== run 1 ==
## CPU
module CPU(
    input Clock,
    input Reset,
    input [15:0] Mem_Data,
	 input SerialValid,
	 input [15:0] SerialDataIn,
	 input [7:0] GamePad,
    output [15:0] Mem_Addr,
    output Mem_Write,
    output [15:0] Data_Out,
	 output [15:0] VGA_Start,
	 output [15:0] VGA_Row,
	 output SerialSend,
	 output SerialRead,
	 output [15:0] SerialDataOut
    );
	 wire [15:0] INS_TO_CPU;
	 wire [4:0] PSR_TO_CPU;
	 wire [3:0] OpCode;
	 wire [3:0] OpExt;
	 wire [3:0] RegIn;
	 wire [3:0] RegA;
	 wire [3:0] RegB;
	 wire [15:0] Immediate;
	 wire [7:0] PCImmediate;
	 wire [1:0] SelALU;
	 wire [15:0] A_to_Mux;
	 wire [15:0] A_to_ALU;
	 wire [15:0] B;
	 wire [15:0] S;
	 wire [15:0] PC_OUT;
	 wire [4:0] ALU_TO_PSR;
	 wire [15:0] Time;
	 CPU_Controller CPU_Control(Clock, Reset, INS_TO_CPU, PSR_TO_CPU, 
											GamePad, SerialDataIn, SerialValid, Time,
											OpCode, OpExt, RegWrite, RegIn, RegA, RegB, 
											Immediate, PCImmediate, SelALU, SelMEM, 
											Mem_Write, PCWrite, PCIncrement, 
											PCReset, IRReset, IRWrite, PSRReset, PSREnable,
											VGAS_R, VGAS_E, VGAR_R, VGAR_E,
											SerialSend, SerialRead);
	 RegFile2 rf(Clock, Reset, RegWrite, RegIn, RegA, RegB, S, A_to_Mux, B);
  ...
Settings: LEC_CHECK=0, CAP_MARGIN=20, CORE_MARGIN=2, CORE_UTILIZATION=65, SETUP_SLACK_MARGIN=0.9, SLEW_MARGIN=20, TNS_END_PERCENT=5; clock period 8.62 ns.
run.sh (not shown) runs the stock make flow with config.mk's settings and CLKGATE_MAP_FILE=.
Run 1 completed every stage of the flow, and the final layout passed the timing, design-rule and antenna checks.
Changes in run 2 relative to run 1:
Settings: changing CORE_MARGIN from 2 to 5; changing SLEW_MARGIN from 20 to 15; changing CORE_UTILIZATION from 65 to 38; setting MAX_ROUTING_LAYER to met4 for the first time; removing SETUP_SLACK_MARGIN (formerly 0.9); setting PLACE_DENSITY to 0.6 for the first time; changing CAP_MARGIN from 20 to 35; removing TNS_END_PERCENT (formerly 5); changing the clock period (ns, I/O delays scaled along) from 8.62 to 13.0.
--- outcome ---
- Final cell count (run 2 vs. run 1) increases by a few percent
- The run showing the greater via count of the first global-routing pass is run 1.
- On final total power: between run 1 and run 2, it ends up higher for run 1.
- Of run 1 and run 2, run 1 shows the higher non-clock buffering overhead in the final layout, with run 2 below it.
- Looking at cell area, run 2 sits 5.0% lower than run 1 does.
- Per the comparison of run 2 with run 1, global-route wire length before repair grew by about 1.4%; count of endpoints failing setup in the final report held steady.
### run 2 -> run 3
Settings: changing CORE_UTILIZATION from 38 to 70; setting CTS_CLUSTER_DIAMETER to 201 for the first time; removing MAX_ROUTING_LAYER (formerly met4); changing CAP_MARGIN from 35 to 20; changing SLEW_MARGIN from 15 to 20; setting SETUP_SLACK_MARGIN to 1.71 for the first time; removing PLACE_DENSITY (formerly 0.6); setting ABC_AREA to 0 for the first time; setting CTS_CLUSTER_SIZE to 21 for the first time; changing CORE_MARGIN from 5 to 2; changing the clock period (ns, I/O delays scaled along) from 13.0 to 6.44.
Notes after the runs:
- Run 2 finished every step from synthesis to the final layout, and the layout passed the timing, design-rule and antenna checks.
- Run 3: it failed during global routing, and the tool reported GRT-0116.
- Run 3 ended up with a higher initial standard-cell utilization of the core than run 2 did.
- From run 3 to run 2, netlist area before placement did not move at all.
- From run 2 to run 3 the numbers moved as follows: hold-fix buffer count after cts closely matched the old numbers, final estimated routing congestion in global placement increased by 23% relative to the old numbers, standard cell area after detailed placement increased by about 12% relative to the old numbers, total number of H-tree levels decreased by 1 relative to the old numbers, number of gates given a new drive strength after cts increased by 400 relative to the old numbers.
- Die area: run 3 < run 2
- Per the comparison of run 3 with run 2, height of the die moved down; placeable core region decreased 46%.
Here is what was changed in the inputs of run 4 compared with run 3.
Settings: putting PLACE_DENSITY at 0.6 where nothing was set; clearing CTS_CLUSTER_DIAMETER, which used to be 201; swapping 1.71 for 0.88 in SETUP_SLACK_MARGIN; clearing ABC_AREA, which used to be 0; swapping 70 for 40 in CORE_UTILIZATION; clearing CTS_CLUSTER_SIZE, which used to be 21; swapping 6.44 for 12.8 in the clock period (ns, I/O delays scaled along).
==> results <==
Both conditions hold for run 4: the flow ran to the end and the final layout passed the timing, design-rule and antenna checks. Note that the floorplan die height recorded for run 4 amounts to 1.3 times the value seen in run 3. The count of standard-cell rows in run 4 was higher than what run 3 gave. Run 3 -> run 4: simple-gate share of the synthesized area delta 0, exact match. Comparing run 4 against run 3, there is no change at all in sink count of the clock tree. Max final estimated routing congestion in global placement across run 3 and run 4: run 3. Cell resize tally after clock tree synthesis sits lower in run 4 than in run 3. The synthesized cell count was comparable across run 3 and run 4. Die area | run 4 > run 3. Relative to run 3, number of buffers inserted during clock tree synthesis increased by 23 in run 4. Delta (run 4 minus run 3): core outline area increased by 25000 µm² relative to the old numbers; count of hold buffers inserted by post-cts repair closely matched the old numbers.

========
Starting RTL as in the previous note.
make LEC_CHECK=0 ABC_AREA=0 CAP_MARGIN=20 CORE_MARGIN=2 CORE_UTILIZATION=70 CTS_CLUSTER_DIAMETER=201 CTS_CLUSTER_SIZE=74 PLACE_DENSITY_LB_ADDON=0.0 SETUP_SLACK_MARGIN=1.84 SLEW_MARGIN=20 finish   # period 6.44 ns
The baseline did not get past global routing (5_1_grt).
Edit:
- ABC_AREA: 0 -> 1
- CAP_MARGIN: 20 -> 10
- CELL_PAD_IN_SITES_DETAIL_PLACEMENT: not set -> 1
- CELL_PAD_IN_SITES_GLOBAL_PLACEMENT: not set -> 3
- CORE_MARGIN: 2 -> 9
- CORE_UTILIZATION: 70 -> 53
- CTS_CLUSTER_DIAMETER: 201 -> 51
- CTS_CLUSTER_SIZE: 74 -> not set
- HOLD_SLACK_MARGIN: not set -> 0.02
- MAX_ROUTING_LAYER: not set -> met4
- MIN_ROUTING_LAYER: not set -> met1
- PLACE_DENSITY_LB_ADDON: 0.0 -> not set
- SETUP_SLACK_MARGIN: 1.84 -> not set
- TNS_END_PERCENT: not set -> 35
- clock period: 6.44 -> 11.7 ns (I/O delays scaled with it)
After rerunning:
- This time the run ended with an error in global placement without I/O (3_1_place_gp_skip_io) (GPL-0301)
- area after synthesis rises slightly
- die size goes up by well over a third
- synthesized cell count rises by a quarter to a third
Edit:
- ABC_AREA: 1 -> not set
- CAP_MARGIN: 10 -> 20
- CELL_PAD_IN_SITES_DETAIL_PLACEMENT: 1 -> not set
- CELL_PAD_IN_SITES_GLOBAL_PLACEMENT: 3 -> not set
- CORE_MARGIN: 9 -> 2
- CORE_UTILIZATION: 53 -> 61
- CTS_CLUSTER_DIAMETER: 51 -> not set
- HOLD_SLACK_MARGIN: 0.02 -> not set
- MAX_ROUTING_LAYER: met4 -> not set
- MIN_ROUTING_LAYER: met1 -> not set
- SETUP_SLACK_MARGIN: not set -> 2.52
- TNS_END_PERCENT: 35 -> not set
- clock period: 11.7 -> 9.23 ns (I/O delays scaled with it)
The changed run completed without violations.
Synthesized area shrinks by 0.68%.
Die area fell by 24%.
Synthesized cell count drops by 24%.

========
Starting RTL as in the previous note.
==> flow/config.mk <==
export PLATFORM = sky130hd
export DESIGN_NAME = CPU
export DESIGN_NICKNAME = CPU
export VERILOG_FILES = /design/flow/design.v
export SDC_FILE = /design/flow/constraint.sdc
export NUM_CORES = 4
export LEC_CHECK = 0
export ABC_AREA = 0
export CAP_MARGIN = 20
export CELL_PAD_IN_SITES_GLOBAL_PLACEMENT = 0
export CORE_MARGIN = 2
export CORE_UTILIZATION = 66
export CTS_CLUSTER_DIAMETER = 29
export CTS_CLUSTER_SIZE = 85
export MAX_ROUTING_LAYER = met4
export MIN_ROUTING_LAYER = met1
export SETUP_SLACK_MARGIN = 1.16
export SLEW_MARGIN = 20
export TNS_END_PERCENT = 35
==> flow/constraint.sdc <==
create_clock -name core_clock -period 7.09 [get_ports {Clock}]
set_input_delay 1.4180 -clock core_clock [delete_from_list [all_inputs] [get_ports {Clock}]]
set_output_delay 1.4180 -clock core_clock [all_outputs]
set_load 0.01 [all_outputs]
The baseline did not get past global routing on GRT-0116.
Next try:
- CTS_CLUSTER_DIAMETER: 29 -> not set
- CTS_CLUSTER_SIZE: 85 -> not set
- clock period: 7.09 -> 8.51 ns (I/O delays scaled with it)
Effect: This time the run ran to the end with no violations. Area after synthesis does not change. Die area does not change. Synthesized cell count is unchanged.

========
Starting RTL as in the previous note.
export LEC_CHECK = 0
export CAP_MARGIN = 35
export CELL_PAD_IN_SITES_DETAIL_PLACEMENT = 2
export CORE_ASPECT_RATIO = 0.71
export CORE_MARGIN = 3
export CORE_UTILIZATION = 22
export GPL_TIMING_DRIVEN = 0
export PLACE_DENSITY = 0.52
export SLEW_MARGIN = 0
export TNS_END_PERCENT = 80
create_clock -name core_clock -period 7.28 [get_ports {Clock}]
The first run finished but fails on setup timing.
Rerun with:
- ABC_AREA: unset -> 1
- CAP_MARGIN: 35 -> 0
- CELL_PAD_IN_SITES_DETAIL_PLACEMENT: 2 -> unset
- CELL_PAD_IN_SITES_GLOBAL_PLACEMENT: unset -> 2
- CORE_MARGIN: 3 -> 2
- CORE_UTILIZATION: 22 -> 71
- CTS_CLUSTER_DIAMETER: unset -> 218
- CTS_CLUSTER_SIZE: unset -> 35
- GPL_TIMING_DRIVEN: 0 -> unset
- PLACE_DENSITY: 0.52 -> unset
- SETUP_SLACK_MARGIN: unset -> 0.37
- SLEW_MARGIN: 0 -> 20
- TNS_END_PERCENT: 80 -> 15
- clock period: 7.28 -> 11.0 ns (I/O delays scaled with it)
Outcome:
- With this change the flow did not get past 3_1_place_gp_skip_io
- die area fell by 69%
- synthesized area rises by about 0.7%
- synthesized cell count grows by 32%
Power figures rest on the tool's default switching activity, not on a simulated workload.
